==> inputs of run H <==
## divider
module divider (
    input div_clk, reset,
    input div,
    input div_signed,
    input [31:0] x, y,
    input use_mod,
    output [31:0] div_result,
    output div_ok
);
clock: 3.59 ns
lec_check: 0
abc_area: 1
cap_margin: 0
core_margin: 2
core_utilization: 72
cts_cluster_diameter: 387
cts_cluster_size: 12
hold_slack_margin: 0.3
place_density: 0.42
setup_slack_margin: 0.87
slew_margin: 20
tns_end_percent: 10
run.sh (not shown) runs the stock make flow with config.mk's settings and CLKGATE_MAP_FILE=.
==> run Y (differences from run H) <==
ABC_AREA = not set   (was 1)
CAP_MARGIN = 20   (was 0)
CORE_UTILIZATION = 40   (was 72)
CTS_CLUSTER_DIAMETER = not set   (was 387)
CTS_CLUSTER_SIZE = not set   (was 12)
HOLD_SLACK_MARGIN = not set   (was 0.3)
PLACE_DENSITY = not set   (was 0.42)
SETUP_SLACK_MARGIN = not set   (was 0.87)
TNS_END_PERCENT = not set   (was 10)
==> flow/constraint.sdc (replaced) <==
create_clock -name core_clock -period 6.73 [get_ports {div_clk}]
set_input_delay 1.3460 -clock core_clock [delete_from_list [all_inputs] [get_ports {div_clk}]]
set_output_delay 1.3460 -clock core_clock [all_outputs]
set_load 0.01 [all_outputs]
==> notes <==
Run H ended with an error in global routing. Run Y finished with timing, DRC and antenna clean.
In run H the area after synthesis is larger than in run Y, by about 2.2%.
In run Y the die area is larger than in run H, by about 70%.
Of run H and run Y, run H has the higher synthesized cell count (gap 27%, measured against run Y).

==> run a: inputs <==
==> flow/design.v <==
module divider (
    input div_clk, reset,
    input div,
    input div_signed,
    input [31:0] x, y,
    input use_mod,
    output [31:0] div_result,
    output div_ok
);
    wire [31:0] s;
    wire [31:0] r;
    wire complete;
    wire div0_err;
    assign div_result = use_mod ? r : s;
    assign div_ok = complete || !div;
    srt_divider my_srt(
        .srt_clk(div_clk),
        .reset(reset),
        .div(div),
        .div_signed(div_signed),
        .dividend(x), .divisor(y), .Q(s), .rem(r),
        .complete(complete),
        .div_zero_err(div0_err)
    );
endmodule
module srt_divider (
    input srt_clk,
    input div,
    input reset,
    input div_signed,
    input [31:0] dividend,
    input [31:0] divisor,
    output reg complete,
    output reg div_zero_err,
    output reg [31:0] Q,
    output reg [31:0] rem
);
    reg [1:0] status;
    localparam WAITING   = 2'b00;
    localparam NORMALIZE = 2'b01;
    localparam DIVIDING  = 2'b10;
    localparam FINISHED  = 2'b11;
    reg [32:0] S; 
    reg [32:0] D, mD;
    wire [32:0] SpD  = S + D;
    wire [32:0] SpmD = S + mD;
    reg [5:0] counter, rounds, shifter;
    wire Q_is_neg, S_is_neg, D_is_neg, R_is_neg;
    assign Q_is_neg = div_signed & (dividend[31] ^ divisor[31]);
    assign S_is_neg = div_signed & dividend[31];
    assign D_is_neg = div_signed & divisor[31];
    assign R_is_neg = S_is_neg;
    reg q_sign, rem_sign;
    wire [5:0] s_zero, s_one, d_zero;
    wire [5:0] delta_zero = d_zero - s_zero;
    leading0_detector div_s0(
        .data(S[31:0]),
        .zero_count(s_zero)
    );
    leading0_detector norm_d(
        .data({D[31] | D[32], D[30:0]}),
        .zero_count(d_zero)
    );
    wire [31:0] ulp = {31'd0, S[32]};
    reg [31:0] posQ, negQ;  
    always @(posedge srt_clk) begin
        if(reset | complete) begin
            complete <= 1'b0;
            status <= WAITING;
            S  <= 33'd0;
            D  <= 33'd0;
            mD <= 33'd0;
            q_sign  <= 1'b0;
            rem_sign<= 1'b0;
            counter <= 6'd0;
            rounds  <= 6'd0;
            div_zero_err <= 1'b0;
            posQ <= 32'd0;
            negQ <= 32'd0;
        end else if(div) begin
            case(status)
                WAITING: begin 
                    status <= NORMALIZE;
                    S <= S_is_neg ? {1'b0, -dividend} : {1'b0, dividend};
                    D <= D_is_neg ? {1'b0, -divisor } : {1'b0,  divisor};
                    q_sign   <= Q_is_neg;
                    rem_sign <= R_is_neg;
                    complete <= 1'b0;
                    posQ <= 32'd0;
                    negQ <= 32'd0;
                    counter <= 6'd0;
                    rounds  <= 6'd0;
                    div_zero_err <= 1'b0;
                end
                NORMALIZE: begin
                    if(d_zero == 6'd32) begin: divide_zero_error
                        div_zero_err <= 1'b1;
                        complete <= 1'b1;
                        status <= WAITING;
                    end else if (delta_zero[5]) begin
                        complete <= 1'b1;
                        status <= WAITING;
                        rem <= dividend;
                        Q <= 32'd0;
                    end begin
                        S  <=  S   << s_zero;
                        D  <=  D   << d_zero;
                        mD <= (-D) << d_zero;
                        posQ    <= 32'd0;
                        negQ    <= 32'd0;
                        shifter <= s_zero;
                        counter <= 6'd0;
                        rounds  <= delta_zero;
                        status  <= DIVIDING;
                    end
                end
                DIVIDING: begin
                    if(counter == rounds) begin
                        case(S[32:31])
                            2'b11: begin
                                posQ <= {posQ[30:0], 1'b0};
                                negQ <= {negQ[30:0], 1'b0};
                            end
                            2'b00: begin
                                posQ <= {posQ[30:0], 1'b0};
                                negQ <= {negQ[30:0], 1'b0};
                            end
                            2'b01: begin: q_1_last
                                S    <= SpmD;
                                posQ <= {posQ[30:0], 1'b1};
                                negQ <= {negQ[30:0], 1'b0};
                            end
                            2'b10: begin: q_m1_last
                                S    <= SpD;
                                posQ <= {posQ[30:0], 1'b0};
                                negQ <= {negQ[30:0], 1'b1};
                            end
                        endcase
                        status <= FINISHED;
                    end else begin
                        counter <= counter + 6'd1;
                        case(S[32:31])
                            2'b11: begin
                                S    <= {S[31:0],    1'b0};
                                posQ <= {posQ[30:0], 1'b0};
                                negQ <= {negQ[30:0], 1'b0};
                            end
                            2'b00: begin
                                S    <= {S[31:0],    1'b0};
                                posQ <= {posQ[30:0], 1'b0};
                                negQ <= {negQ[30:0], 1'b0};
                            end
                            2'b01: begin: q_1
                                S    <= {SpmD[31:0], 1'b0};
                                posQ <= {posQ[30:0], 1'b1};
                                negQ <= {negQ[30:0], 1'b0};
                            end
                            2'b10: begin: q_m1
                                S    <= {SpD[31:0] , 1'b0};
                                posQ <= {posQ[30:0], 1'b0};
                                negQ <= {negQ[30
                                :0], 1'b1};
                            end
                        endcase
                    end
                end
                FINISHED: begin
                    complete <= 1'b1;
                    rem <= rem_sign ? -((S[32] ? (S+D) : S) >> (rounds + shifter)) : ((S[32] ? (S+D) : S) >> (rounds + shifter));
                    Q <= q_sign ? (negQ - posQ + ulp) : (posQ - negQ - ulp);
                    S <= {1'b0, dividend};
                    D <= {1'b0, divisor };
                    mD <= 33'd0;
                    status <= WAITING;
                end
            endcase
        end
    end
endmodule
module leading0_detector(
    input [31:0] data,
    output reg [5:0] zero_count
);
    wire [31:0] x;
    assign x = data;
    always @* begin
    case(x[31:16])
        16'd0: begin  
            case(x[15:8]) 
                8'd0: begin  
                    case(x[7:4])
                        4'd0: begin  
                            case(x[3:2])
                            2'b00: begin  
                                if(x[1] == 1'b1) zero_count = 6'd30;
                                else if(x[0] == 1'b1) zero_count = 6'd31;
                                else zero_count = 6'd32;
                            end
                            default: begin  
                                if(x[3] == 1'b1) zero_count = 6'd28;
                                else zero_count = 6'd29;
                            end
                            endcase
                        end
                        default: begin  
                            case(x[7:6])
                            2'b00: begin  
                                if(x[5] == 1'b1) zero_count = 6'd26;
                                else zero_count = 6'd27;
                            end
                            default:begin  
                                if(x[7] == 1'b1) zero_count = 6'd24;
                                else zero_count = 6'd25;
                            end
                            endcase
                        end
                    endcase
                end
                default: begin  
                    case(x[15:12])
                        4'd0: begin  
                            case(x[11:10])
                            2'b00: begin  
                                if(x[9] == 1'b1) zero_count = 6'd22;
                                else zero_count = 6'd23;
                            end
                            default:begin  
                                if(x[11] == 1'b1) zero_count = 6'd20;
                                else zero_count = 6'd21;
                            end
                            endcase
                        end
                        default: begin 
                            case(x[15:14])
                            2'b00: begin  
                                if(x[13] == 1'b1) zero_count = 6'd18;
                                else zero_count = 6'd19;
                            end
                            default:begin  
                                if(x[15] == 1'b1) zero_count = 6'd16;
                                else zero_count = 6'd17;
                            end
                            endcase
                        end
                    endcase
                end
            endcase
        end
        default: begin  
            case(x[31:24])
                8'd0: begin  
                    case(x[23:20])
                        4'd0: begin  
                            case(x[19:18])
                            2'b00: begin  
                                if(x[17] == 1'b1) zero_count = 6'd14;
                                else zero_count = 6'd15;
                            end
                            default: begin  
                                if(x[19] == 1'b1) zero_count = 6'd12;
                                else zero_count = 6'd13;
                            end
                            endcase
                        end
                        default: begin 
                            case(x[23:22])
                            2'b00: begin  
                                if(x[21] == 1'b1) zero_count = 6'd10;
                                else zero_count = 6'd11;
                            end
                            default:begin  
                                if(x[23] == 1'b1) zero_count = 6'd8;
                                else zero_count = 6'd9;
                            end
                            endcase
                        end
                    endcase
                end
                default: begin  
                    case(x[31:28])
                        4'd0: begin 
                            case(x[27:26])
                            2'b00: begin  
                                if(x[25] == 1'b1) zero_count = 6'd6;
                                else zero_count = 6'd7;
                            end
                            default:begin  
                                if(x[27] == 1'b1) zero_count = 6'd4;
                                else zero_count = 6'd5;
                            end
                            endcase
                        end
                        default: begin 
                            case(x[31:30])
                            2'b00: begin  
                                if(x[29] == 1'b1) zero_count = 6'd2;
                                else zero_count = 6'd3;
                            end
                            default:begin  
                                if(x[31] == 1'b1) zero_count = 6'd0;
                                else zero_count = 6'd1;
                            end
                            endcase
                        end
                    endcase
                end
            endcase
        end
    endcase
    end
endmodule
==> flow/run.sh <==
#!/bin/bash
# the make line also repeats each setting of config.mk as NAME=value (left out here)
make -C /OpenROAD-flow-scripts/flow DESIGN_CONFIG=/design/flow/config.mk WORK_HOME=/design/flow/orfs CLKGATE_MAP_FILE= finish
==> flow/config.mk <==
export PLATFORM = sky130hd
export DESIGN_NAME = divider
export DESIGN_NICKNAME = divider
export VERILOG_FILES = /design/flow/design.v
export SDC_FILE = /design/flow/constraint.sdc
export NUM_CORES = 4
export LEC_CHECK = 0
export ABC_AREA = 1
export CAP_MARGIN = 20
export CORE_MARGIN = 2
export CORE_UTILIZATION = 72
export CTS_CLUSTER_DIAMETER = 387
export CTS_CLUSTER_SIZE = 97
export SETUP_SLACK_MARGIN = -0.31
export SLEW_MARGIN = 20
==> flow/constraint.sdc <==
create_clock -name core_clock -period 3.59 [get_ports {div_clk}]
set_input_delay 0.7180 -clock core_clock [delete_from_list [all_inputs] [get_ports {div_clk}]]
set_output_delay 0.7180 -clock core_clock [all_outputs]
set_load 0.01 [all_outputs]
==> inputs of run b, as changes to run a <==
==> flow/config.mk (replaced) <==
export PLATFORM = sky130hd
export DESIGN_NAME = divider
export DESIGN_NICKNAME = divider
export VERILOG_FILES = /design/flow/design.v
export SDC_FILE = /design/flow/constraint.sdc
export NUM_CORES = 4
export LEC_CHECK = 0
export CAP_MARGIN = 20
export CORE_MARGIN = 2
export CORE_UTILIZATION = 65
export MAX_ROUTING_LAYER = met4
export SLEW_MARGIN = 20
==> flow/constraint.sdc (replaced) <==
create_clock -name core_clock -period 5.39 [get_ports {div_clk}]
set_input_delay 1.0780 -clock core_clock [delete_from_list [all_inputs] [get_ports {div_clk}]]
set_output_delay 1.0780 -clock core_clock [all_outputs]
set_load 0.01 [all_outputs]
==> impl_metrics.tcl <==
# collected from the flow reports
set metrics [dict create \
    yosys.area.top_type_share 0.178 \
    hpwlAfterDp_um 107000 \
    lastStage "global routing" \
    dp_cells 6246 \
    synthSimpleGateAreaFrac 0.362 \
    stop_error "[ERROR GRT-0232] Routing congestion too high. Check the congestion heatmap in the GUI." \
    status "did not finish" \
    ys_area_mm2 0.0310 \
    yosysCellCount 5238 \
    die_x_um 211 \
    xor_area_frac 0.0268 \
]
[end of results for run a]
==> impl_metrics.tcl <==
# flow metrics
set metrics [dict create \
    status "failed layout checks" \
    clk_latency_ns 0.65 \
    arrival_ns 5.80 \
    violations "negative setup slack" \
    ys_area_mm2 0.0303 \
    maxCapViolCount 0 \
    dp_cells 4746 \
    sh_seq_area 0.169 \
    worst_slack_ns -0.0132 \
    die_x_um 220 \
    yosys.area.top_type_share 0.120 \
    yosysCellCount 4112 \
    hpwlAfterDp_um 102000 \
    setup_viol 1 \
    post-place-ws_ns 0.0746 \
    hold_depth 2 \
]
[end of results for run b]

==> indigo: inputs <==
RTL: the design.v shown in full above, as it stands there.
==> flow/config.mk <==
export PLATFORM = sky130hd
export DESIGN_NAME = divider
export DESIGN_NICKNAME = divider
export VERILOG_FILES = /design/flow/design.v
export SDC_FILE = /design/flow/constraint.sdc
export NUM_CORES = 4
export LEC_CHECK = 0
export CAP_MARGIN = 20
export CORE_MARGIN = 2
export CORE_UTILIZATION = 68
export CTS_CLUSTER_SIZE = 32
export SETUP_SLACK_MARGIN = -0.36
export SLEW_MARGIN = 20
==> flow/constraint.sdc <==
create_clock -name core_clock -period 5.46 [get_ports {div_clk}]
set_input_delay 1.0920 -clock core_clock [delete_from_list [all_inputs] [get_ports {div_clk}]]
set_output_delay 1.0920 -clock core_clock [all_outputs]
set_load 0.01 [all_outputs]
==> sierra (differences from indigo) <==
- CELL_PAD_IN_SITES_DETAIL_PLACEMENT: not set -> 0
- CORE_UTILIZATION: 68 -> 66
- CTS_CLUSTER_DIAMETER: not set -> 59
- CTS_CLUSTER_SIZE: 32 -> not set
- GPL_ROUTABILITY_DRIVEN: not set -> 1
- GPL_TIMING_DRIVEN: not set -> 1
- HOLD_SLACK_MARGIN: not set -> 0.29
- SETUP_SLACK_MARGIN: -0.36 -> -0.17
- TNS_END_PERCENT: not set -> 5
==> flow/constraint.sdc (replaced) <==
create_clock -name core_clock -period 2.88 [get_ports {div_clk}]
set_input_delay 0.5760 -clock core_clock [delete_from_list [all_inputs] [get_ports {div_clk}]]
set_output_delay 0.5760 -clock core_clock [all_outputs]
set_load 0.01 [all_outputs]
==> pepper (differences from indigo) <==
- CELL_PAD_IN_SITES_DETAIL_PLACEMENT: not set -> 0
- CELL_PAD_IN_SITES_GLOBAL_PLACEMENT: not set -> 2
- CORE_ASPECT_RATIO: not set -> 1.96
- CORE_MARGIN: 2 -> 10
- CORE_UTILIZATION: 68 -> 39
- CTS_CLUSTER_SIZE: 32 -> 54
- GPL_ROUTABILITY_DRIVEN: not set -> 0
- GPL_TIMING_DRIVEN: not set -> 0
- HOLD_SLACK_MARGIN: not set -> 0.29
- PLACE_DENSITY_LB_ADDON: not set -> 0.24
- SETUP_SLACK_MARGIN: -0.36 -> 0.04
- SLEW_MARGIN: 20 -> 10
- TNS_END_PERCENT: not set -> 45
==> flow/constraint.sdc (replaced) <==
create_clock -name core_clock -period 3.7 [get_ports {div_clk}]
set_input_delay 0.7400 -clock core_clock [delete_from_list [all_inputs] [get_ports {div_clk}]]
set_output_delay 0.7400 -clock core_clock [all_outputs]
set_load 0.01 [all_outputs]
==> notes.md <==
yosys + openroad results -> status=did not finish, stage reached=5_1_grt, Error=[ERROR GRT-0116] Global routing finished with congestion. Check the congestion regions in the DRC Viewer., Rows=143, Post-CTS Setup Bufs=159, M2 GR Usage=0.791, met3 layer usage reported by global route=0.385, htree depth=1, All-Layer GR Usage=0.568, worst slack at placement=-3460 ps, chip width=219 um, Die Span Y=410 um, placed cell count=5242, core area=0.0773 mm2, met1 Usage GRT=0.507, fp_density=0.392, post_cts resized=604, Remaining Overflow, GRT=288, die footprint=0.0898 mm2
(the above is from pepper)
==> notes.md <==
flow finished, numbers: Rows=77, die footprint=0.0462 mm2, core area=0.0441 mm2, clock buf count=38, post_cts resized=0, # setup viols final=16, Arrival @ worst endpoint=5890 ps, M2 GR Usage=0.806, post-route setup slack=-41.2 ps, status=complete, but fails checks, Remaining Overflow, GRT=0, htree depth=1, CP Launch Type=flop, Clock transition at path regs=70 ps, Die Span Y=215 um, SO Viols=negative setup slack, Post-CTS Setup Bufs=0, comb_multi_in=3380, met1 Usage GRT=0.653
(the above is from indigo)
==> notes.md <==
yosys + openroad results -> htree depth=2, met1 Usage GRT=0.883, core area=0.0454 mm2, Post-CTS Setup Bufs=44, chip width=218 um, Die Span Y=218 um, Error=[ERROR GRT-0116] Global routing finished with congestion. Check the congestion regions in the DRC Viewer., Remaining Overflow, GRT=2507, Rows=78, fp_density=0.667, die footprint=0.0476 mm2, placed cell count=5729, post_cts resized=331, met3 layer usage reported by global route=0.798, stage reached=5_1_grt, status=did not finish
(the above is from sierra)
